## willow
==> flow/design.v (excerpt) <==
module cordic_stage (clk, reset, X_i, Y_i, Z_i, X_O, Y_O, Z_O);
For scale: roughly 780 flip-flops, roughly 58000 µm² of cells after synthesis.
==> flow/config.mk <==
export PLATFORM = sky130hd
export DESIGN_NAME = cordic_stage
export DESIGN_NICKNAME = cordic_stage
export VERILOG_FILES = /design/flow/design.v
export SDC_FILE = /design/flow/constraint.sdc
export NUM_CORES = 4
export LEC_CHECK = 0
export CAP_MARGIN = 20
export CORE_MARGIN = 2
export CORE_UTILIZATION = 63
export CTS_CLUSTER_DIAMETER = 370
export CTS_CLUSTER_SIZE = 50
export HOLD_SLACK_MARGIN = 0.29
export SETUP_SLACK_MARGIN = -0.21
export SLEW_MARGIN = 20
==> flow/constraint.sdc <==
create_clock -name core_clock -period 2.09 [get_ports {clk}]
set_input_delay 0.4180 -clock core_clock [delete_from_list [all_inputs] [get_ports {clk}]]
set_output_delay 0.4180 -clock core_clock [all_outputs]
set_load 0.01 [all_outputs]
run.sh (not shown) runs the stock make flow with config.mk's settings and CLKGATE_MAP_FILE=.
willow did not finish: a tool error stopped it during global routing.
What sierra does differently from willow at the input level:
-- flow/config.mk --
<<< willow, line 10
export CORE_UTILIZATION = 63
export CTS_CLUSTER_DIAMETER = 370
export CTS_CLUSTER_SIZE = 50
export HOLD_SLACK_MARGIN = 0.29
export SETUP_SLACK_MARGIN = -0.21
>>> sierra, line 10
export CORE_UTILIZATION = 69
==> comparison <==
- willow -> sierra: number of flip-flops and latches in the synthesized netlist delta 0, exact match
- Run status, sierra: aborted in clock tree synthesis, error DPL-0038
- Cell area after placement: sierra vs willow, no meaningful difference
- Comparing willow and sierra, the higher worst setup slack after placement is on willow.
- Sort willow and sierra by core area, ascending, and sierra comes first.
- Estimated wirelength of the detail-placed design: higher on sierra
- willow has a higher number of placed instances, taps included than sierra.
The following lists how raven was set up differently from sierra:
-- flow/config.mk --
<<< sierra, line 10
export CORE_UTILIZATION = 69
>>> raven, line 10
export CORE_UTILIZATION = 70
export PLACE_DENSITY = 0.91
export SETUP_SLACK_MARGIN = 0.92
==> flow/constraint.sdc <==
create_clock -name core_clock -period 3.17 [get_ports {clk}]
set_input_delay 0.6340 -clock core_clock [delete_from_list [all_inputs] [get_ports {clk}]]
set_output_delay 0.6340 -clock core_clock [all_outputs]
set_load 0.01 [all_outputs]
Notes after the runs:
- Each of raven and sierra falls short of a clean finish.
- raven: ODB-0269 in global routing -> run aborted
- [compare] base=sierra new=raven: floorplan die width lost about 0.7%, final weighted congestion in routability-driven placement lost about 2.4%, area of the chip lost 1.4%.
- Number of cell rows for raven: 1 down relative to sierra
- Floorplan core density for raven: 1.1 points up relative to sierra
- raven vs. sierra: cell area reported after detailed placement has decreased, synthesized cell count has remained practically unchanged.
#### Input delta (nickel over raven)
-- flow/config.mk --
<<< raven, line 10
export CORE_UTILIZATION = 70
export PLACE_DENSITY = 0.91
export SETUP_SLACK_MARGIN = 0.92
>>> nickel, line 10
export CORE_UTILIZATION = 72
export CTS_CLUSTER_DIAMETER = 25
export CTS_CLUSTER_SIZE = 32
export SETUP_SLACK_MARGIN = 0.44
nickel did not run to completion, as it errored out during global routing. Going from raven to nickel, hold buffer count at cts shows no meaningful change; count of flip-flops with a built-in enable after synthesis was more or less identical; synthesized cell area closely matched the old numbers; number of buffers added for setup after CTS now sits higher; number of cells after detailed placement rose 0.45%. nickel vs. raven: height of the chip went down by 1.4%. Relative to raven, the die extent in x measured on nickel has decreased slightly. Cmp nickel vs raven: post-placement setup slack higher in nickel. Floorplan check, nickel vs raven: die outline smaller in nickel. In nickel relative to raven, HPWL after detailed placement had gone up by a few percent.

========
Starting RTL as in the previous note.
clock: 5.04 ns
lec_check: 0
cap_margin: 10
cell_pad_in_sites_detail_placement: 1
cell_pad_in_sites_global_placement: 0
core_margin: 2
core_utilization: 15
cts_cluster_size: 43
gpl_routability_driven: 1
gpl_timing_driven: 1
max_routing_layer: met4
min_routing_layer: met1
place_density_lb_addon: 0.01
slew_margin: 0
tns_end_percent: 15
The baseline finished with timing, DRC and antenna clean.
Next try:
==> flow/config.mk (replaced) <==
export PLATFORM = sky130hd
export DESIGN_NAME = cordic_stage
export DESIGN_NICKNAME = cordic_stage
export VERILOG_FILES = /design/flow/design.v
export SDC_FILE = /design/flow/constraint.sdc
export NUM_CORES = 4
export LEC_CHECK = 0
export CAP_MARGIN = 20
export CORE_MARGIN = 2
export CORE_UTILIZATION = 40
export SLEW_MARGIN = 20
==> flow/constraint.sdc (replaced) <==
create_clock -name core_clock -period 3.52 [get_ports {clk}]
set_input_delay 0.7040 -clock core_clock [delete_from_list [all_inputs] [get_ports {clk}]]
set_output_delay 0.7040 -clock core_clock [all_outputs]
set_load 0.01 [all_outputs]
Outcome: The changed run completed without violations. Final area goes down by a few percent. Final cell count goes down by a quarter to a third. Via count goes down slightly. Synthesized cell count stays the same. Routed wire length goes down by well over a third. Area after synthesis is unchanged.
Next try:
--- a/flow/config.mk
+++ b/flow/config.mk
@@ -9,3 +9,5 @@
 export CORE_MARGIN = 2
-export CORE_UTILIZATION = 40
+export CORE_UTILIZATION = 70
+export PLACE_DENSITY = 0.35
+export SETUP_SLACK_MARGIN = 0.92
 export SLEW_MARGIN = 20
==> flow/constraint.sdc (replaced) <==
create_clock -name core_clock -period 3.17 [get_ports {clk}]
set_input_delay 0.6340 -clock core_clock [delete_from_list [all_inputs] [get_ports {clk}]]
set_output_delay 0.6340 -clock core_clock [all_outputs]
set_load 0.01 [all_outputs]
After rerunning:
- The changed run completed, yet does not pass: negative setup slack
- setup slack loses 0.52 ns
- cell area came out higher by 11%
- register-to-register slack loses 0.54 ns
- wire length came out higher by 30%
- via count came out higher by 20%
- area after synthesis is unchanged
- die size came out lower by 42%

========
Starting RTL as in the previous note.
Settings: LEC_CHECK=0, CAP_MARGIN=20, CORE_MARGIN=2, CORE_UTILIZATION=72, CTS_CLUSTER_DIAMETER=331, CTS_CLUSTER_SIZE=95, PLACE_DENSITY=0.36, SLEW_MARGIN=20; clock period 2.73 ns.
The starting point stopped in global routing (5_1_grt) (GRT-0232).
Change:
- CORE_UTILIZATION: 72 -> 52
- CTS_CLUSTER_DIAMETER: 331 -> default
- CTS_CLUSTER_SIZE: 95 -> default
- PLACE_DENSITY: 0.36 -> default
- clock period: 2.73 -> 3.52 ns (I/O delays scaled with it)
Effect:
- The changed run finished with timing, DRC and antenna clean
- synthesized area does not change
- die area goes up by 38%
- synthesized cell count does not change
Change:
- CORE_UTILIZATION: 52 -> 66
- MIN_ROUTING_LAYER: default -> met2
- clock period: 3.52 -> 2.39 ns (I/O delays scaled with it)
=> With this change the flow stopped in global routing (5_1_grt). Die size goes down by about a fifth. Area after synthesis does not change. Synthesized cell count stays the same.
Change:
- CORE_UTILIZATION: 66 -> 40
- MIN_ROUTING_LAYER: met2 -> default
- SETUP_SLACK_MARGIN: default -> 0.2
- clock period: 2.39 -> 3.52 ns (I/O delays scaled with it)
Effect:
- With this change the flow completed without violations
- synthesized cell count is unchanged
- die area grows by about 64%
- area after synthesis does not change
Change:
- CORE_UTILIZATION: 40 -> 70
- CTS_CLUSTER_SIZE: default -> 32
- SETUP_SLACK_MARGIN: 0.2 -> default
- clock period: 3.52 -> 3.17 ns (I/O delays scaled with it)
What happened:
- This time the run finished with negative setup slack left
- routed wire length grows by a few percent
- design area grows slightly
- setup slack is worse by 0.31 ns
- global-route usage grows by 16 points
Change:
- CTS_CLUSTER_DIAMETER: default -> 25
- SETUP_SLACK_MARGIN: default -> 0.43
What happened:
- With this change the flow did not get past global routing (5_1_grt) (GRT-0232)
- die area stays the same
- synthesized cell count is unchanged
- synthesized area stays the same

========
wip/ember:
Starting RTL as in the previous note.
clock: 1.94 ns
lec_check: 0
abc_area: 1
cap_margin: 5
cell_pad_in_sites_global_placement: 0
core_margin: 2
core_utilization: 72
cts_cluster_size: 72
gpl_routability_driven: 0
gpl_timing_driven: 1
max_routing_layer: met4
min_routing_layer: met1
place_density_lb_addon: 0.01
slew_margin: 0
wip/ember did not finish: a tool error stopped it during 4_1_cts.
[inputs] wip/onyx vs wip/ember
Settings: swapping 0 for 20 in SLEW_MARGIN; putting CTS_CLUSTER_DIAMETER at 395 where nothing was set; clearing MAX_ROUTING_LAYER, which used to be met4; swapping 5 for 20 in CAP_MARGIN; clearing MIN_ROUTING_LAYER, which used to be met1; clearing GPL_ROUTABILITY_DRIVEN, which used to be 0; putting TNS_END_PERCENT at 45 where nothing was set; clearing CELL_PAD_IN_SITES_GLOBAL_PLACEMENT, which used to be 0; clearing GPL_TIMING_DRIVEN, which used to be 1; clearing CTS_CLUSTER_SIZE, which used to be 72; clearing PLACE_DENSITY_LB_ADDON, which used to be 0.01; swapping 1.94 for 2.66 in the clock period (ns, I/O delays scaled along).
Notes after the runs:
Complete run, failing final checks: wip/onyx, reason negative setup slack. From wip/onyx to wip/ember, synthesized area did not move at all. Comparing wip/ember against wip/onyx, there is no change at all in async set or reset register ratio after synthesis. Re complex-gate fraction of the synthesized area: no difference whatsoever between wip/onyx and wip/ember. Comparing wip/ember against wip/onyx, there is no change at all in synthesized cell count. The full die area of wip/onyx and that of wip/ember are within noise of each other. Going from wip/ember to wip/onyx, worst slack at placement grows by 0.88 ns. Summed standard-cell area reported by yosys: wip/ember vs wip/onyx identical. Re area of placed instances: wip/onyx is 19% down on wip/ember. Diff wip/ember -> wip/onyx | number of placed instances, taps included | down by more than 10%. Number of primary I/O pins: wip/onyx vs wip/ember identical. Diff wip/onyx and wip/ember: half-perimeter wire length of the detailed placement result lower in wip/onyx.
The following lists how wip/quartz was set up differently from wip/onyx:
Settings: removing TNS_END_PERCENT (formerly 45); removing CTS_CLUSTER_DIAMETER (formerly 395); changing CORE_UTILIZATION from 72 to 68; removing ABC_AREA (formerly 1); changing the clock period (ns, I/O delays scaled along) from 2.66 to 2.86.
## What came out
- Against wip/onyx, instance tally after logic synthesis in wip/quartz fell by more than 10%.
- Compared with wip/onyx, in wip/quartz share of synthesized cell area in and-or and or-and compound cells dropped 0.47 points, post-synthesis chip area from yosys fell by 3.7%, minimum setup slack after placement has decreased.
- Status: wip/quartz FAILED at 5_1_grt (tool error)
- A main logic family after synthesis of AND-OR/OR-AND gates is what wip/quartz shows, while simple AND/OR/NAND/NOR gates belongs to wip/onyx.

========
cordic_stage again, from the RTL that the note above started with.
// cordic_stage
module cordic_stage (clk, reset, X_i, Y_i, Z_i, X_O, Y_O, Z_O);
clock: 2.74 ns
lec_check: 0
cap_margin: 20
cell_pad_in_sites_detail_placement: 1
core_margin: 2
core_utilization: 46
cts_cluster_diameter: 319
cts_cluster_size: 70
gpl_routability_driven: 0
max_routing_layer: met5
min_routing_layer: met2
place_density_lb_addon: 0.07
slew_margin: 20
The starting point did not get past global routing (5_1_grt).
==> next run, changes <==
Settings changed: ABC_AREA from default to 0, CELL_PAD_IN_SITES_DETAIL_PLACEMENT 1 to default, CELL_PAD_IN_SITES_GLOBAL_PLACEMENT from default to 2, CORE_UTILIZATION 46 to 47, CTS_CLUSTER_DIAMETER 319 to default, CTS_CLUSTER_SIZE 70 to default, GPL_TIMING_DRIVEN from default to 1, MIN_ROUTING_LAYER met2 to met1, PLACE_DENSITY_LB_ADDON 0.07 to default.
Clock period 2.74 ns to 4.81 ns, I/O delays scaled along.
Result:
- This time the run completed without violations
- synthesized area stays the same
- synthesized cell count stays the same
- die size fell by 2.1%
==> next run, changes <==
Settings changed: ABC_AREA 0 to default, CELL_PAD_IN_SITES_GLOBAL_PLACEMENT 2 to default, CORE_UTILIZATION 47 to 72, CTS_CLUSTER_DIAMETER from default to 139, GPL_ROUTABILITY_DRIVEN 0 to default, GPL_TIMING_DRIVEN 1 to default, MAX_ROUTING_LAYER met5 to default, MIN_ROUTING_LAYER met1 to default.
Clock period 4.81 ns to 2.73 ns, I/O delays scaled along.
With this change the flow died in clock tree synthesis (4_1_cts) (DPL-0033); synthesized cell count is unchanged; area after synthesis stays the same; die size decreases by about 34%.
==> next run, changes <==
Settings changed: CTS_CLUSTER_DIAMETER 139 to 392, CTS_CLUSTER_SIZE from default to 95, TNS_END_PERCENT from default to 5.
Clock period 2.73 ns to 1.07 ns, I/O delays scaled along.
Now the flow did not get past detailed placement (3_5_place_dp) (DPL-0033); area after synthesis stays the same; synthesized cell count does not change; die size is unchanged.

========
## maple
Starting RTL as in the previous note.
clock: 4.81 ns
lec_check: 0
cap_margin: 20
cell_pad_in_sites_global_placement: 2
core_margin: 2
core_utilization: 47
gpl_routability_driven: 0
gpl_timing_driven: 1
hold_slack_margin: 0.19
min_routing_layer: met2
setup_slack_margin: 0.04
slew_margin: 20
Input-level comparison between pepper and maple:
Settings: a deleted GPL_TIMING_DRIVEN that had been 1; a change of CORE_UTILIZATION from 47 to 40; a deleted GPL_ROUTABILITY_DRIVEN that had been 0; a deleted CELL_PAD_IN_SITES_GLOBAL_PLACEMENT that had been 2; a deleted SETUP_SLACK_MARGIN that had been 0.04; a deleted HOLD_SLACK_MARGIN that had been 0.19; a change of the clock period (ns, I/O delays scaled along) from 4.81 to 2.39.
--- outcome ---
- maple closes out successfully: all stages finished, all timing, DRC and antenna checks passed.
- The final report for pepper shows a completed flow and a layout that fails verification, specifically setup timing.
- Diff maple -> pepper: amount of wire on met3 after detailed routing picked up an extra about 10%.
- Changes observed in pepper relative to maple: clock slew at the register clock pins of the worst setup and hold paths held steady, total core area shows an increase of about 18%, final worst hold slack shows a reduction of 0.33 ns.
Edits applied to the flow inputs when going from pepper to yarrow:
Settings: CORE_UTILIZATION changed from 40 to 69; CTS_CLUSTER_SIZE newly set to 95; MIN_ROUTING_LAYER removed (was met2); CTS_CLUSTER_DIAMETER newly set to 392; the clock period (ns, I/O delays scaled along) changed from 2.39 to 1.18.
### Flow results
FAIL yarrow @ clock tree synthesis (4_1_cts): tool exited with error
yarrow vs pepper on number of placement rows: yarrow is the lower one.
yarrow: width of the die about 24% below pepper
Diff pepper -> yarrow: placed wire-length estimate after detailed placement picked up an extra 44,000 um; multiplexer area fraction after synthesis now sits at about the same level; die height went down.
yarrow gives less minimum setup slack after placement than pepper did.
When yarrow is set beside pepper, its chip area turns out to be 62,000 um2 smaller.
Final weighted congestion of routability-driven global placement came out higher on yarrow than on pepper.
For the number of placed cells counting well taps, yarrow came in 561 lower than pepper did.

========
cordic_stage again, from the RTL that the note above started with.
## cordic_stage
module cordic_stage (clk, reset, X_i, Y_i, Z_i, X_O, Y_O, Z_O);
export LEC_CHECK = 0
export CAP_MARGIN = 20
export CORE_MARGIN = 2
export CORE_UTILIZATION = 63
export CTS_CLUSTER_DIAMETER = 370
export CTS_CLUSTER_SIZE = 50
export HOLD_SLACK_MARGIN = 0.29
export SETUP_SLACK_MARGIN = 0.6
export SLEW_MARGIN = 20
create_clock -name core_clock -period 2.31 [get_ports {clk}]
The starting point stopped in 5_1_grt with GRT-0232.
Rerun with:
- CORE_ASPECT_RATIO: default -> 0.5
- CORE_UTILIZATION: 63 -> 66
- PLACE_DENSITY_LB_ADDON: default -> 0.0
What happened: The changed run never finished: it broke off in 4_1_cts (DPL-0033); die area drops by a few percent; area after synthesis is unchanged; synthesized cell count does not change.
Rerun with:
- CORE_ASPECT_RATIO: 0.5 -> default
- CORE_UTILIZATION: 66 -> 67
- CTS_CLUSTER_DIAMETER: 370 -> 362
- CTS_CLUSTER_SIZE: 50 -> default
- HOLD_SLACK_MARGIN: 0.29 -> default
- PLACE_DENSITY_LB_ADDON: 0.0 -> default
- SETUP_SLACK_MARGIN: 0.6 -> default
- clock period: 2.31 -> 3.25 ns (I/O delays scaled with it)
This time the run completed with no timing, DRC or antenna violations.
Synthesized cell count is unchanged.
Area after synthesis is unchanged.
Die size falls by 1.6%.
Rerun with:
- CORE_UTILIZATION: 67 -> 70
- CTS_CLUSTER_DIAMETER: 362 -> default
- clock period: 3.25 -> 3.17 ns (I/O delays scaled with it)
Now the flow produced a layout that fails on setup timing.
Worst hold slack is better by 0.062 ns.
Core utilization rises by 4.8 points.
Final area increases by 1.9%.
Non-clock buffer count went up by 95.
Synthesized area is unchanged.
Global-route usage climbs by 2.9 points.
Routed wire length increases by 5.1%.
Rerun with:
- CORE_UTILIZATION: 70 -> 72
- PLACE_DENSITY_LB_ADDON: default -> 0.2
- SETUP_SLACK_MARGIN: default -> 0.92
Outcome: Now the flow failed in 5_1_grt; synthesized cell count stays the same; die area decreases by 2.7%; area after synthesis does not change.
